## complex_mean_square
module complex_mean_square (
    input wire i_clk,
    input wire i_arst,
    input wire i_en,
    input wire [2:0] i_log2_samples,
    input wire        i_valid,
    input wire [31:0] i_y,
    input wire [31:0] i_y_hat,
    output reg        o_valid,
    output reg [63:0] o_data
);
Size in the first run: roughly 4100 cells after synthesis, about 140 I/O pins, ~37000 um^2 of cells after synthesis.
export LEC_CHECK = 0
export CAP_MARGIN = 20
export CELL_PAD_IN_SITES_DETAIL_PLACEMENT = 1
export CELL_PAD_IN_SITES_GLOBAL_PLACEMENT = 1
export CORE_ASPECT_RATIO = 1.49
export CORE_MARGIN = 2
export CORE_UTILIZATION = 40
export CTS_CLUSTER_DIAMETER = 77
export GPL_TIMING_DRIVEN = 0
export MAX_ROUTING_LAYER = met4
export SLEW_MARGIN = 20
export TNS_END_PERCENT = 95
create_clock -name core_clock -period 13.5 [get_ports {i_clk}]
run.sh (not shown) runs the stock make flow with config.mk's settings and CLKGATE_MAP_FILE=.
Rerun with:
CAP_MARGIN = 40   (was 20)
CELL_PAD_IN_SITES_DETAIL_PLACEMENT = default   (was 1)
CELL_PAD_IN_SITES_GLOBAL_PLACEMENT = default   (was 1)
CORE_ASPECT_RATIO = 0.5   (was 1.49)
CORE_UTILIZATION = 63   (was 40)
CTS_CLUSTER_DIAMETER = default   (was 77)
CTS_CLUSTER_SIZE = 15   (was default)
GPL_TIMING_DRIVEN = default   (was 0)
MAX_ROUTING_LAYER = default   (was met4)
TNS_END_PERCENT = 25   (was 95)
After rerunning: Setup slack improved by 0.19 ns; core utilization grows by 24 points; critical path depth rises by 6; design area goes down by 2.4%; wire length came out lower by about 23%; clock skew stays flat; synthesized cell count stays the same; non-clock buffer count goes down by 82; hold slack gains 0.026 ns.
Rerun with:
CAP_MARGIN = 20   (was 40)
CORE_ASPECT_RATIO = 1.28   (was 0.5)
CORE_UTILIZATION = 40   (was 63)
CTS_CLUSTER_SIZE = 10   (was 15)
TNS_END_PERCENT = 15   (was 25)
The new run produced a clean layout.
Critical path depth is lower by 2.
Cell count rose by 9.2%.
Design area came out higher by 1.4%.
First-iteration DRC count shrinks by 41%.
Die area went up by 56%.
Hold slack stays flat.
Non-clock buffer count increases by 9.
Count of clock-buffer cells in the layout falls by 1.
Rerun with:
CAP_MARGIN = 0   (was 20)
CORE_ASPECT_RATIO = 0.5   (was 1.28)
CORE_UTILIZATION = 63   (was 40)
CTS_CLUSTER_SIZE = 15   (was 10)
TNS_END_PERCENT = 25   (was 15)
Effect: The new run completed without violations; global-route usage grows by 15 points; sequential share of layout area stays flat; critical path depth grows by 2; flip-flop count does not change; wire length grows by 1.2%; fmax shrinks by 1.2%; die area shrinks by 36%.
Rerun with:
ABC_AREA = 1   (was default)
CELL_PAD_IN_SITES_DETAIL_PLACEMENT = 1   (was default)
CELL_PAD_IN_SITES_GLOBAL_PLACEMENT = 1   (was default)
CORE_ASPECT_RATIO = 1.49   (was 0.5)
CORE_UTILIZATION = 40   (was 63)
CTS_CLUSTER_DIAMETER = 77   (was default)
CTS_CLUSTER_SIZE = default   (was 15)
GPL_ROUTABILITY_DRIVEN = 0   (was default)
GPL_TIMING_DRIVEN = 0   (was default)
MAX_ROUTING_LAYER = met4   (was default)
SETUP_SLACK_MARGIN = 1.39   (was default)
- die size came out higher by 61%
- cell count went up by 27%
- routed wire length went up by 47%
- worst hold slack degrades by 0.064 ns
- first-iteration DRC count drops by 35%
- area after synthesis rose by 3.3%
- worst setup slack improved by 1.2 ns
- clock-buffer cell count does not change
- design area rose by 6.4%
- critical path depth drops by 1

========
violet:
The RTL this note starts from:
==> flow/design.v <==
module complex_adder_subtractor #(
    parameter WIDTH=32
) (
    input [WIDTH-1:0] a,
    input [WIDTH-1:0] b,
    input addNotSub,
    output reg [WIDTH-1:0] result
);
    always @(*) begin
        if (addNotSub) begin
            result[WIDTH-1:WIDTH/2] = a[WIDTH-1:WIDTH/2] + b[WIDTH-1:WIDTH/2];
            result[WIDTH/2-1:0] = a[WIDTH/2-1:0] + b[WIDTH/2-1:0];
        end else begin
            result[WIDTH-1:WIDTH/2] = a[WIDTH-1:WIDTH/2] - b[WIDTH-1:WIDTH/2];
            result[WIDTH/2-1:0] = a[WIDTH/2-1:0] - b[WIDTH/2-1:0];
        end
    end
endmodule
module complex_multiplier #(
    parameter WIDTH=32
) (
    input [WIDTH-1:0] a,
    input [WIDTH-1:0] b,
    output [2*WIDTH-1:0] result
);
    wire signed [WIDTH-1:0] a_real = { {(WIDTH/2+1){a[WIDTH/2-1]}}, a[WIDTH/2-1:0] };
    wire signed [WIDTH-1:0] b_real = { {(WIDTH/2+1){b[WIDTH/2-1]}}, b[WIDTH/2-1:0] };
    wire signed [WIDTH-1:0] a_img = { {(WIDTH/2+1){a[WIDTH-1]}}, a[WIDTH-1:WIDTH/2] };
    wire signed [WIDTH-1:0] b_img = { {(WIDTH/2+1){b[WIDTH-1]}}, b[WIDTH-1:WIDTH/2] };
    wire signed [WIDTH-1:0] result_real = a_real * b_real - a_img * b_img;
    wire signed [WIDTH-1:0] result_img = a_real * b_img + a_img * b_real;
    assign result[WIDTH-1:0] = result_real;
    assign result[2*WIDTH-1:WIDTH] = result_img;
endmodule
module complex_mean_square (
    input wire i_clk,
    input wire i_arst,
    input wire i_en,
    input wire [2:0] i_log2_samples,
    input wire        i_valid,
    input wire [31:0] i_y,
    input wire [31:0] i_y_hat,
    output reg        o_valid,
    output reg [63:0] o_data
);
    wire [31:0] y_diff_w;
    wire [63:0] sq_diff_complex_w;
    wire        sq_diff_valid_w;
    wire [63:0] sum_res_w;
    wire [8:0]  num_samples_w = 1 << i_log2_samples;
    reg [8:0]  sample_rx_cnt_r;
    reg [8:0]  sample_proc_cnt_r;
    reg [1:0]  state_r, next_state_r;
    localparam S_IDLE      = 2'b00;
    localparam S_INIT      = 2'b01;
    localparam S_COMPUTING = 2'b10;
    localparam S_FINALIZE  = 2'b11;
    complex_adder_subtractor #(.WIDTH(32)) y_difference_module (
        .a(i_y),
        .b(i_y_hat),
        .addNotSub(1'b0),
        .result(y_diff_w)
    );
    complex_multiplier cpow_calculator (
        .a(y_diff_w),
        .b(y_diff_w),
        .result(sq_diff_complex_w)
    );
    assign sq_diff_valid_w = i_valid;
    complex_adder_subtractor #(.WIDTH(64)) square_sum (
        .a(o_data),  
        .b(sq_diff_complex_w),
        .addNotSub(1'b1),
        .result(sum_res_w)
    );
    always @(posedge i_clk or posedge i_arst) begin
        if (i_arst)
            state_r <= S_IDLE;
        else
            state_r <= next_state_r;
    end
    always @(*) begin
        next_state_r = state_r;
        case (state_r)
            S_IDLE:      if (i_en) next_state_r = S_INIT;
            S_INIT:      next_state_r = S_COMPUTING;
            S_COMPUTING: if (sample_rx_cnt_r == num_samples_w && sample_proc_cnt_r == num_samples_w)
                             next_state_r = S_FINALIZE;
            S_FINALIZE:  next_state_r = S_IDLE;
            default:     next_state_r = S_IDLE;
        endcase
    end
    always @(posedge i_clk or posedge i_arst) begin
        if (i_arst) begin
            o_valid           <= 1'b0;
            o_data            <= 64'b0;
            sample_rx_cnt_r   <= 9'b0;
            sample_proc_cnt_r <= 9'b0;
        end else begin
            o_valid <= 1'b0;  
            case (state_r)
                S_INIT: begin
                    o_data            <= 64'b0;
                    sample_rx_cnt_r   <= 9'b0;
                    sample_proc_cnt_r <= 9'b0;
                end
                S_COMPUTING: begin
                    sample_rx_cnt_r <= sample_rx_cnt_r;
                    sample_proc_cnt_r <= sample_proc_cnt_r;
                    if (i_valid && sample_rx_cnt_r < num_samples_w) begin
                        sample_rx_cnt_r <= sample_rx_cnt_r + 1;
                    end
                    if (sq_diff_valid_w && !(sample_proc_cnt_r == num_samples_w)) begin
                        sample_proc_cnt_r <= sample_proc_cnt_r + 1;
                        o_data <= sum_res_w;
                    end
                end
                S_FINALIZE: begin
					o_valid        <= 1'b1;  
					o_data[31:0]   <= $signed(o_data[31:0]) >>> i_log2_samples;
					o_data[63:32]  <= $signed(o_data[63:32]) >>> i_log2_samples;
                end
            endcase
        end
    end
endmodule
Settings: LEC_CHECK=0, CAP_MARGIN=30, CORE_MARGIN=2, CORE_UTILIZATION=72, CTS_CLUSTER_SIZE=49, HOLD_SLACK_MARGIN=0.02, PLACE_DENSITY_LB_ADDON=0.26, SETUP_SLACK_MARGIN=-0.77, SLEW_MARGIN=20; clock period 9.9 ns.
No final results exist for violet, since it was stopped by error GRT-0232 during global routing.
Setup changes, violet to harbor
# violet
export LEC_CHECK = 0
export CAP_MARGIN = 30
export CORE_MARGIN = 2
export CORE_UTILIZATION = 72
export CTS_CLUSTER_SIZE = 49
export HOLD_SLACK_MARGIN = 0.02
export PLACE_DENSITY_LB_ADDON = 0.26
export SETUP_SLACK_MARGIN = -0.77
export SLEW_MARGIN = 20
create_clock -name core_clock -period 9.9 [get_ports {i_clk}]
# harbor
export LEC_CHECK = 0
export CAP_MARGIN = 20
export CORE_MARGIN = 2
export CORE_UTILIZATION = 57
export SLEW_MARGIN = 20
create_clock -name core_clock -period 5.26 [get_ports {i_clk}]
Every stage of harbor finished as expected; the final checks, on the other hand, flagged setup timing, which means the layout fails.
Delta (harbor minus violet): number of cells after detailed placement has increased; post-place setup slack has decreased; effective utilization at floorplan has decreased.
harbor does better than violet on half-perimeter wire length after placement.
Looking only at chip area, and setting everything else aside, the higher value of violet and harbor goes to harbor.
Number of buffers inserted to repair setup after CTS is higher on harbor
### harbor -> indigo
# harbor
export LEC_CHECK = 0
export CAP_MARGIN = 20
export CORE_MARGIN = 2
export CORE_UTILIZATION = 57
export SLEW_MARGIN = 20
create_clock -name core_clock -period 5.26 [get_ports {i_clk}]
# indigo
export LEC_CHECK = 0
export CAP_MARGIN = 20
export CORE_MARGIN = 2
export CORE_UTILIZATION = 59
export SETUP_SLACK_MARGIN = 2.65
export SLEW_MARGIN = 20
create_clock -name core_clock -period 9.9 [get_ports {i_clk}]
[summary]
Not one of harbor and indigo finished clean.
harbor ran in full, but the layout does not pass; the checks complain about setup timing.
In indigo the implementation ran to completion but is not tape-out ready, as the final checks report setup timing.
Per the comparison of indigo with harbor, met2 track utilization from global routing comparable, number of rows created at floorplan decreased by 2.2% relative to the old numbers, number of vias after detailed routing dropped 1.1%.
The inputs of maple differ from those of indigo as listed below.
# indigo
export LEC_CHECK = 0
export CAP_MARGIN = 20
export CORE_MARGIN = 2
export CORE_UTILIZATION = 59
export SETUP_SLACK_MARGIN = 2.65
export SLEW_MARGIN = 20
create_clock -name core_clock -period 9.9 [get_ports {i_clk}]
# maple
export LEC_CHECK = 0
export CAP_MARGIN = 30
export CORE_MARGIN = 2
export CORE_UTILIZATION = 72
export CTS_CLUSTER_SIZE = 49
export HOLD_SLACK_MARGIN = 0.28
export PLACE_DENSITY_LB_ADDON = 0.01
export SETUP_SLACK_MARGIN = 2.42
export SLEW_MARGIN = 20
create_clock -name core_clock -period 9.9 [get_ports {i_clk}]
### Flow results
maple: HPWL after detailed placement higher than indigo. Finished, but not clean: indigo, with setup timing. The flow ended early for maple: it failed with a tool error in global routing. indigo has higher die extent in y than maple. Cmp maple and indigo / floorplan utilization / lower: indigo.
